## run A
==> flow/design.v <==
module JAM (
input CLK,
input RST,
output reg [2:0] W,
output reg [2:0] J,
input [6:0] Cost,
output reg [3:0] MatchCount,
output reg [9:0] MinCost,
output reg Valid );
reg [5:0]state;
reg [2:0]num[0:7];
reg [4:0]ix;
reg [9:0]tempCost;
reg [4:0]changePoint;
reg [4:0]n;
reg [4:0]max_min_pos;
reg [4:0]max_min_value;
always @(posedge CLK or posedge RST) 
begin
    if(RST)
    begin
		  W <= 0;
		  J <= 0;
		  Valid <= 0;
		  num[0] <= 0;
		  num[1] <= 1;
		  num[2] <= 2;
		  num[3] <= 3;
		  num[4] <= 4;
		  num[5] <= 5;
		  num[6] <= 6;
		  num[7] <= 7;
		  state <= 0;
		  ix <= 1;
		  tempCost <= 0;
		  MatchCount <= 0;
		  MinCost <= 1023;
		  changePoint <= 0;
		  n <= 10;
		  max_min_pos <= 0;
		  max_min_value <= 10;
    end
    else 
    begin
		case(state)
			5'd0:
			begin
				if(ix > 8)
				begin
					if(tempCost < MinCost)
					begin
						MatchCount <= 1;
						MinCost <= tempCost;
					end
					else if(tempCost == MinCost)
					begin
						MatchCount <= MatchCount + 1;
					end
					ix <= 1;
					tempCost <= 0;
					state <= 1;
				end
				else if(ix == 8)
				begin
					tempCost <= tempCost + Cost;
					ix <= ix + 1;
				end
				else
				begin
					tempCost <= tempCost + Cost;
					W <= ix;
					J <= num[ix];
					ix <= ix + 1;
				end
			end
			5'd1:
			begin
				if(num[7] > num[6])
				begin
					num[6] <= num[7];
					num[7] <= num[6];
					state <= 0;
					W <= 0;
					J <= num[0];
				end
				else if(num[6] > num[5])
				begin
					 if(num[7] > num[5] && num[7] < num[6])
					 begin
						num[7] <= num[6];
						num[5] <= num[7];
						num[6] <= num[5];
						state <= 0;
						W <= 0;
						J <= num[0];
					 end
					 else
					 begin
						num[5] <= num[6];
						num[6] <= num[7];
						num[7] <= num[5];
						state <= 0;
						W <= 0;
						J <= num[0];
					 end
				end
				else if(num[5] > num[4])
				begin
						if(num[6] < num[4] && ((num[7] < num[4]) || num[5] < num[7]) )
						begin
							num[4] <= num[5];
							num[5] <= num[7];
							num[7] <= num[4];
						end
						else if(num[6] > num[4] && num[5] > num[6] && num[7] < num[4])
						begin
							num[4] <= num[6];
							num[5] <= num[7];
							num[6] <= num[4];
							num[7] <= num[5];
						end
						else if(num[7] > num[4] && num[7] < num[6] && num[7] < num[5])
						begin
							num[4] <= num[7];
							num[5] <= num[4];
							num[7] <= num[5];
						end
						state <= 0;
						W <= 0;
						J <= num[0];
				end
				else if(num[4] > num[3])
				begin
					changePoint <= 3;
					state <= 2;
					n <= 4;
				end
				else if(num[3] > num[2])
				begin
					changePoint <= 2;
					state <= 2;
					n <= 3;
				end
				else if(num[2] > num[1])
				begin
					changePoint <= 1;
					state <= 2;
					n <= 2;
				end
				else if(num[1] > num[0])
				begin
					changePoint <= 0;
					state <= 2;
					n <= 1;
				end
				else
					state <= 4;
			end
			5'd2:
			begin
				if(n >= 8)
				begin
					num[changePoint] <= num[max_min_pos];
					num[max_min_pos] <= num[changePoint];
					state <= 3;
					max_min_value <= 10;
				end
				else
				begin
					if(num[n] > num[changePoint] && num[n] < max_min_value)
					begin
						max_min_pos <= n;
						max_min_value <= num[n];
					end
					n <= n + 1;
				end
			end
			5'd3:
			begin
				if(changePoint == 4)
				begin
					num[5] <= num[7];
					num[7] <= num[5];
				end
				else if(changePoint == 3)
				begin
					num[4] <= num[7];
					num[5] <= num[6];
					num[6] <= num[5];
					num[7] <= num[4];
				end
				else if(changePoint == 2)
				begin
					num[3] <= num[7];
					num[4] <= num[6];
					num[6] <= num[4];
					num[7] <= num[3];
				end
				else if(changePoint == 1)
				begin
					num[2] <= num[7];
					num[3] <= num[6];
					num[4] <= num[5];
					num[5] <= num[4];
					num[6] <= num[3];
					num[7] <= num[2];
				end
				else if(changePoint == 0)
				begin
					num[1] <= num[7];
					num[2] <= num[6];
					num[3] <= num[5];
					num[5] <= num[3];
					num[6] <= num[2];
					num[7] <= num[1];
				end
					state <= 0;
					W <= 0;
					J <= num[0];
			end
			5'd4:
			begin
				Valid <= 1;
			end
		endcase
    end
end
endmodule
clock: 2.42 ns
lec_check: 0
abc_area: 1
cap_margin: 20
core_margin: 2
core_utilization: 65
hold_slack_margin: 0.29
slew_margin: 20
run.sh (not shown) runs the stock make flow with config.mk's settings and CLKGATE_MAP_FILE=.
The flow for run A finished, though final verification flagged setup timing.
What run B does differently from run A at the input level:
# run A
export LEC_CHECK = 0
export ABC_AREA = 1
export CAP_MARGIN = 20
export CORE_MARGIN = 2
export CORE_UTILIZATION = 65
export HOLD_SLACK_MARGIN = 0.29
export SLEW_MARGIN = 20
create_clock -name core_clock -period 2.42 [get_ports {CLK}]
# run B
export LEC_CHECK = 0
export CAP_MARGIN = 20
export CORE_MARGIN = 2
export CORE_UTILIZATION = 40
export SETUP_SLACK_MARGIN = 0.32
export SLEW_MARGIN = 20
create_clock -name core_clock -period 3.72 [get_ports {CLK}]
--- outcome ---
Run B completed end to end with timing, DRC and antenna clean.
What the final checks of run A revealed, after a flow that finished every stage, was a layout that fails on setup timing.
Minimum period implied by the final worst setup slack in run B is 0.60 ns above run A.
What run B reported for detailed-routed wire length on met3 has to be multiplied by 2.4 to get the figure for run A.
Taking run B over run A, the synthesized area divided by synthesized cell count ratio works out to 1.2.
Compared with run A, run B shows share of power burned in combinational logic higher by 0.2 points.
The final reports for run B and run A show instance tally after logic synthesis lower in the former.
Run B has number of inserted filler cells in the final layout above what run A had.
Delta (run B minus run A): total power went down, synthesis-to-layout area growth went down.
Against run A, run B comes in 52% higher on area of the die.
Diff run A -> run B | number of non-clock buffers | decrease of 52%
### run B -> run C
# run B
export LEC_CHECK = 0
export CAP_MARGIN = 20
export CORE_MARGIN = 2
export CORE_UTILIZATION = 40
export SETUP_SLACK_MARGIN = 0.32
export SLEW_MARGIN = 20
create_clock -name core_clock -period 3.72 [get_ports {CLK}]
# run C
export LEC_CHECK = 0
export CAP_MARGIN = 20
export CORE_MARGIN = 2
export CORE_UTILIZATION = 9
export SLEW_MARGIN = 20
create_clock -name core_clock -period 10.1 [get_ports {CLK}]
### Flow results
- Run C completed; timing, DRC and antenna clean
- Run C vs run B: via count down
- Compared to run B, run C was floorplanned on a bigger die.
- Comparing clock power share for run C and run B, the bigger number came from run B.
- Diff run B -> run C | signed area change from the synthesized netlist to the final layout | increase of 10 points
- Side by side, register-to-register slack turned out higher in run C than in run B.
- Path type of the worst setup path: flop to flop -> run B, input pin to flop -> run C
- Taking run C as 1.0, run B lands at 0.22 on number of tap instances.
- The reported leakage power in run C sits 5.0% below the value recorded for run B.
## Diff of input files: run D against run C
# run C
export LEC_CHECK = 0
export CAP_MARGIN = 20
export CORE_MARGIN = 2
export CORE_UTILIZATION = 9
export SLEW_MARGIN = 20
create_clock -name core_clock -period 10.1 [get_ports {CLK}]
# run D
export LEC_CHECK = 0
export CAP_MARGIN = 20
export CORE_MARGIN = 2
export CORE_UTILIZATION = 65
export SLEW_MARGIN = 20
create_clock -name core_clock -period 4.03 [get_ports {CLK}]
--- outcome ---
Measured against each other, run C and run D differ in filler-free cell count of the finished design, the lower figure coming from run D. Relative to run C, via density per instance has increased by 3.5 in run D. On worst setup slack: run D sits below run C. From run C to run D, XOR/XNOR share of the synthesized area did not move at all. For internal portion of total power, dividing the value from run D by the value from run C gives 2.5.
> inputs changed (run D -> run E)
# run D
export LEC_CHECK = 0
export CAP_MARGIN = 20
export CORE_MARGIN = 2
export CORE_UTILIZATION = 65
export SLEW_MARGIN = 20
create_clock -name core_clock -period 4.03 [get_ports {CLK}]
# run E
export LEC_CHECK = 0
export CAP_MARGIN = 20
export CORE_MARGIN = 2
export CORE_UTILIZATION = 40
export SLEW_MARGIN = 20
create_clock -name core_clock -period 3.72 [get_ports {CLK}]
Results
Against run D, via count of the first global-routing pass in run E fell by a little under 10%. Between run E and run D, it is run E whose clock-cell share of area is higher, by 0.71 points. Sort run D and run E by area growth from synthesis to layout asc -> top: run D. Run D vs run E, capturing element of the worst setup path: max_min_pos[0] vs max_min_pos[1]. Measured against each other, run D and run E differ in number of stages on the worst hold path, the higher figure coming from run D. Comparing run D and run E, the lower post-layout total power is on run D. For the worst setup slack after layout, run E came in 0.16 ns lower than run D did.

---

alpha:
RTL: the design.v shown in full above, as it stands there.
make LEC_CHECK=0 ABC_AREA=1 CAP_MARGIN=5 CORE_MARGIN=2 CORE_UTILIZATION=72 CTS_CLUSTER_DIAMETER=223 CTS_CLUSTER_SIZE=100 SETUP_SLACK_MARGIN=0.54 SLEW_MARGIN=20 finish   # period 4.75 ns
Here is what was changed in the inputs of beta compared with alpha.
Settings: changing CAP_MARGIN from 5 to 20; changing CTS_CLUSTER_DIAMETER from 223 to 191; changing CORE_UTILIZATION from 72 to 64; removing SETUP_SLACK_MARGIN (formerly 0.54); changing the clock period (ns, I/O delays scaled along) from 4.75 to 8.0.
==> comparison <==
The run with more setup slack is beta; alpha has less.
Signed area change from the synthesized netlist to the final layout (lower): alpha
As far as count of buffer and inverter cells on the critical path is concerned, beta and alpha perform about the same.
When the final numbers for alpha and beta were put side by side, the final worst-path cycle share turned out to be smaller in beta.
beta vs alpha — final cell count climbed slightly
Timing, DRC, antenna: 0 failures across alpha and beta
Changes in gamma relative to beta:
Settings: PLACE_DENSITY: unset -> 0.95; CTS_CLUSTER_DIAMETER: 191 -> 236.
==> comparison <==
In gamma relative to beta, wire length had gone down by a few percent. gamma completed every stage of the flow, and the final layout passed the timing, DRC and antenna checks. Row detailed-route via count: gamma higher / beta lower. As far as synthesized cell count goes, gamma and beta are indistinguishable; the numbers are identical.
diff inputs: gamma => delta
Settings: a change of CTS_CLUSTER_SIZE from 100 to 46; an added CELL_PAD_IN_SITES_GLOBAL_PLACEMENT of 2; a change of CORE_UTILIZATION from 64 to 40; a deleted PLACE_DENSITY that had been 0.95; an added SETUP_SLACK_MARGIN of -0.78; a change of CTS_CLUSTER_DIAMETER from 236 to 337; a deleted ABC_AREA that had been 1.
Notes after the runs:
Summary of the comparison: worst setup slack is lower in delta, relative to gamma. Comparing delta and gamma, the higher worst max-slew margin expressed relative to the limit is on gamma. Compared with gamma, maximum fanout count along the critical path in delta increased by a few percent. Summary of delta over gamma: wire length went up, required time of the critical path did not really move. delta vs gamma on layout buffer count excluding clock buffers: delta is the higher one. Final instance area ends up higher on gamma.
Here is what was changed in the inputs of epsilon compared with delta.
Settings: CELL_PAD_IN_SITES_GLOBAL_PLACEMENT no longer set, was 2; SETUP_SLACK_MARGIN no longer set, was -0.78; CORE_UTILIZATION now 64, was 40; CTS_CLUSTER_SIZE now 100, was 46; CTS_CLUSTER_DIAMETER now 396, was 337.
Notes after the runs:
Going from delta to epsilon, first-pass GRT wire length shrank by a little under 10%. On multi-input logic area, epsilon and delta are neck and neck. Diff delta -> epsilon: final cell count now smaller; fraction of power consumed by combinational cells now larger; number of placed cells counting well taps now smaller.

---

// JAM: RTL as listed in full above, without the edits since
clock: 4.76 ns
lec_check: 0
abc_area: 0
cap_margin: 0
cell_pad_in_sites_detail_placement: 0
cell_pad_in_sites_global_placement: 0
core_aspect_ratio: 1.39
core_margin: 2
core_utilization: 15
gpl_routability_driven: 1
hold_slack_margin: 0.25
max_routing_layer: met4
place_density_lb_addon: 0.13
setup_slack_margin: 1.08
slew_margin: 20
tns_end_percent: 15
Next try:
- ABC_AREA: 0 -> 1
- CAP_MARGIN: 0 -> 20
- CELL_PAD_IN_SITES_DETAIL_PLACEMENT: 0 -> unset
- CELL_PAD_IN_SITES_GLOBAL_PLACEMENT: 0 -> unset
- CORE_ASPECT_RATIO: 1.39 -> unset
- CORE_UTILIZATION: 15 -> 72
- GPL_ROUTABILITY_DRIVEN: 1 -> unset
- HOLD_SLACK_MARGIN: 0.25 -> unset
- MAX_ROUTING_LAYER: met4 -> unset
- PLACE_DENSITY: unset -> 0.42
- PLACE_DENSITY_LB_ADDON: 0.13 -> unset
- SETUP_SLACK_MARGIN: 1.08 -> unset
- TNS_END_PERCENT: 15 -> unset
- clock period: 4.76 -> 2.99 ns (I/O delays scaled with it)
Power increases by well over a third.
Clock-buffer cell count decreases by 1.
Hold slack gets better by 0.019 ns.
Core utilization increases by 64 points.
Clock skew decreases by 0.0063 ns.
Cell count decreases by about a fifth.
Design area decreases by a few percent.
Die size decreases by well over a third.
Clock power increases by a quarter to a third.
Fmax increases by a quarter to a third.
Next try:
- CORE_ASPECT_RATIO: unset -> 1.33
- CTS_CLUSTER_DIAMETER: unset -> 335
- CTS_CLUSTER_SIZE: unset -> 93
- PLACE_DENSITY: 0.42 -> unset
- SETUP_SLACK_MARGIN: unset -> 0.29
- clock period: 2.99 -> 2.11 ns (I/O delays scaled with it)
Now the flow failed in 4_1_cts on DPL-0038.
Die size is about the same.
Synthesized cell count is unchanged.
Synthesized area does not change.
Next try:
- CTS_CLUSTER_DIAMETER: 335 -> 345
- CTS_CLUSTER_SIZE: 93 -> unset
- PLACE_DENSITY: unset -> 0.42
- SETUP_SLACK_MARGIN: 0.29 -> unset
- clock period: 2.11 -> 2.56 ns (I/O delays scaled with it)
This time the run finished but failed the layout checks on negative setup slack. Area after synthesis does not change. Synthesized cell count stays the same. Die area does not change.
Next try:
- CORE_ASPECT_RATIO: 1.33 -> unset
- CORE_UTILIZATION: 72 -> 58
- CTS_CLUSTER_DIAMETER: 345 -> unset
- PLACE_DENSITY: 0.42 -> unset
- clock period: 2.56 -> 2.63 ns (I/O delays scaled with it)
This time the run finished with timing, DRC and antenna clean.
Register-to-register slack gains 0.13 ns.
Setup slack is better by 0.13 ns.
Wire length fell by a quarter to a third.
Fmax went up by a few percent.
Hold slack is better by 0.030 ns.
Sequential power hardly moves.

---

RTL: the design.v shown in full above, as it stands there.
export LEC_CHECK = 0
export ABC_AREA = 1
export CAP_MARGIN = 20
export CORE_ASPECT_RATIO = 1.33
export CORE_MARGIN = 2
export CORE_UTILIZATION = 72
export CTS_CLUSTER_DIAMETER = 335
export CTS_CLUSTER_SIZE = 93
export PLACE_DENSITY = 0.4
export SETUP_SLACK_MARGIN = 0.56
export SLEW_MARGIN = 20
export TNS_END_PERCENT = 5
create_clock -name core_clock -period 2.11 [get_ports {CLK}]
The baseline aborted during global routing (5_1_grt) with GRT-0116.
Change:
Settings changed: CTS_CLUSTER_DIAMETER 335 to 345, CTS_CLUSTER_SIZE 93 to 10, PLACE_DENSITY 0.4 to 0.42, SETUP_SLACK_MARGIN 0.56 to not set, TNS_END_PERCENT 5 to not set.
Clock period 2.11 ns to 2.56 ns, I/O delays scaled along.
=> The changed run reached the layout checks and failed them: negative setup slack. Synthesized area does not change. Die area does not change. Synthesized cell count is unchanged.
Change:
Settings changed: CTS_CLUSTER_DIAMETER 345 to 335, CTS_CLUSTER_SIZE 10 to 93, PLACE_DENSITY 0.42 to not set, SETUP_SLACK_MARGIN set to 0.64, TNS_END_PERCENT set to 5.
Clock period 2.56 ns to 2.11 ns, I/O delays scaled along.
After rerunning:
- With this change the flow ended with an error in global routing (5_1_grt) on GRT-0116
- die size stays the same
- area after synthesis does not change
- synthesized cell count stays the same
Change:
Settings changed: CORE_ASPECT_RATIO 1.33 to not set, CORE_UTILIZATION 72 to 65, CTS_CLUSTER_DIAMETER 335 to not set, CTS_CLUSTER_SIZE 93 to not set, GPL_ROUTABILITY_DRIVEN set to 0, SETUP_SLACK_MARGIN 0.64 to not set, TNS_END_PERCENT 5 to not set.
Clock period 2.11 ns to 2.42 ns, I/O delays scaled along.
Outcome:
- With this change the flow ran to the end with violations: negative setup slack
- synthesized cell count stays the same
- die size went up by about 10%
- area after synthesis does not change
Change:
Settings changed: CORE_UTILIZATION 65 to 68, HOLD_SLACK_MARGIN set to 0.29.
Clock period 2.42 ns to 2.68 ns, I/O delays scaled along.
Outcome: This time the run went through all stages and came out clean. Sequential power is lower by about 10%. Area after synthesis stays the same. Worst setup slack gets better by 0.37 ns. Cell count is lower by 3.6%. Non-clock buffer count is lower by 42. Total power is lower by 19%. Utilization is lower by 2.1 points. Final area is lower by 7.6%. Wire length is lower by 8.6%. Worst hold slack gets better by 0.0041 ns. Sequential share of layout area is higher by 1.9 points.
Change:
Settings changed: CELL_PAD_IN_SITES_GLOBAL_PLACEMENT set to 1, CORE_ASPECT_RATIO set to 1.39, CORE_UTILIZATION 68 to 56, HOLD_SLACK_MARGIN 0.29 to not set, MAX_ROUTING_LAYER set to met4.
Clock period 2.68 ns to 2.27 ns, I/O delays scaled along.
Now the flow completed and failed the layout checks on negative setup slack; register-to-register slack degrades by 0.28 ns; die area climbs by about a fifth; setup slack degrades by 0.28 ns; maximum frequency climbs by a few percent; total power climbs by a quarter to a third; routed wire length climbs by about a fifth; non-clock buffer count climbs by 84; synthesized cell count stays the same; utilization drops by 4.8 points; sequential power climbs by about a fifth.
Power and IR drop assume default switching activity.
